// alu
module alu(
	output reg[16 - 1:0] 		data_out,
	output reg 						  		valid_out,
	output reg							  		cmd_out,
	input [16 - 1:0] 			data_in,
	input 							  			valid_in,
	input 							  			cmd_in,
	output reg 									 	amm_read,
	output reg[8 - 1:0] 		amm_address,
	input [8 - 1:0] 			amm_readdata,
	input 									 			amm_waitrequest,
	input[1:0] 							 			amm_response,
	input clk,
	input rst_n
	);
export LEC_CHECK = 0
export CAP_MARGIN = 40
export CORE_MARGIN = 9
export CORE_UTILIZATION = 68
export CTS_CLUSTER_DIAMETER = 363
export GPL_TIMING_DRIVEN = 1
export MAX_ROUTING_LAYER = met4
export SETUP_SLACK_MARGIN = -0.32
export SLEW_MARGIN = 25
create_clock -name core_clock -period 4.17 [get_ports {clk}]
run.sh (not shown) runs the stock make flow with config.mk's settings and CLKGATE_MAP_FILE=.
The first run finished but failed the layout checks on negative setup slack.
Rerun with:
==> flow/config.mk (replaced) <==
export PLATFORM = sky130hd
export DESIGN_NAME = alu
export DESIGN_NICKNAME = alu
export VERILOG_FILES = /design/flow/design.v
export SDC_FILE = /design/flow/constraint.sdc
export NUM_CORES = 4
export LEC_CHECK = 0
export CAP_MARGIN = 20
export CORE_MARGIN = 2
export CORE_UTILIZATION = 40
export SLEW_MARGIN = 20
==> flow/constraint.sdc (replaced) <==
create_clock -name core_clock -period 3.89 [get_ports {clk}]
set_input_delay 0.7780 -clock core_clock [delete_from_list [all_inputs] [get_ports {clk}]]
set_output_delay 0.7780 -clock core_clock [all_outputs]
set_load 0.01 [all_outputs]
=>
- The new run finished but fails on negative setup slack
- via count shrinks by 7.6%
- synthesized cell count stays the same
- cell area grows by 6.5%
- core utilization shrinks by 31 points
- critical path depth shrinks by 2
- wire length shrinks by 6.6%
- setup slack gets better by 0.15 ns
- clock skew shrinks by 0.029 ns
- power grows by about 12%
- non-clock buffer count grows by 24
Rerun with:
--- a/flow/config.mk
+++ b/flow/config.mk
@@ -9,3 +9,3 @@
 export CORE_MARGIN = 2
-export CORE_UTILIZATION = 40
+export CORE_UTILIZATION = 66
 export SLEW_MARGIN = 20
==> flow/constraint.sdc (replaced) <==
create_clock -name core_clock -period 2.66 [get_ports {clk}]
set_input_delay 0.5320 -clock core_clock [delete_from_list [all_inputs] [get_ports {clk}]]
set_output_delay 0.5320 -clock core_clock [all_outputs]
set_load 0.01 [all_outputs]
The new run finished with negative setup slack left.
Via count went up by roughly a tenth.
Die size went down by well over a third.
Total power went up by well over a third.
Register-to-register slack is worse by 1.3 ns.
Area after synthesis does not change.
Core utilization is higher by 31 points.
Final area shrinks slightly.
Global-route usage went up by 18 points.
Setup slack loses 1.3 ns.
Fmax came out lower by a few percent.
Combinational power came out higher by well over a third.
Rerun with:
--- a/flow/config.mk
+++ b/flow/config.mk
@@ -10,2 +10,3 @@
 export CORE_UTILIZATION = 66
+export SETUP_SLACK_MARGIN = 0.9
 export SLEW_MARGIN = 20
==> flow/constraint.sdc (replaced) <==
create_clock -name core_clock -period 3.42 [get_ports {clk}]
set_input_delay 0.6840 -clock core_clock [delete_from_list [all_inputs] [get_ports {clk}]]
set_output_delay 0.6840 -clock core_clock [all_outputs]
set_load 0.01 [all_outputs]
The changed run ran to the end with violations: negative setup slack.
Synthesized area stays the same.
Design area is about the same.
Utilization is about the same.
Worst setup slack improves by 0.75 ns.
Sequential power went down by about 22%.
Rerun with:
--- a/flow/config.mk
+++ b/flow/config.mk
@@ -9,4 +9,4 @@
 export CORE_MARGIN = 2
-export CORE_UTILIZATION = 66
-export SETUP_SLACK_MARGIN = 0.9
+export CORE_UTILIZATION = 40
+export SETUP_SLACK_MARGIN = 0.44
 export SLEW_MARGIN = 20
==> flow/constraint.sdc (replaced) <==
create_clock -name core_clock -period 4.78 [get_ports {clk}]
set_input_delay 0.9560 -clock core_clock [delete_from_list [all_inputs] [get_ports {clk}]]
set_output_delay 0.9560 -clock core_clock [all_outputs]
set_load 0.01 [all_outputs]
After rerunning: With this change the flow finished with timing, DRC and antenna clean; worst hold slack hardly moves; count of clock-buffer cells in the layout came out higher by 16; area after synthesis is unchanged; global-route usage came out lower by 16 points; worst setup slack improved by 1.2 ns; maximum frequency came out lower by 4.2%; first-iteration DRC count came out lower by 43%; die area came out higher by 64%.
No activity file was given, so power comes from the tool's default toggle rates.
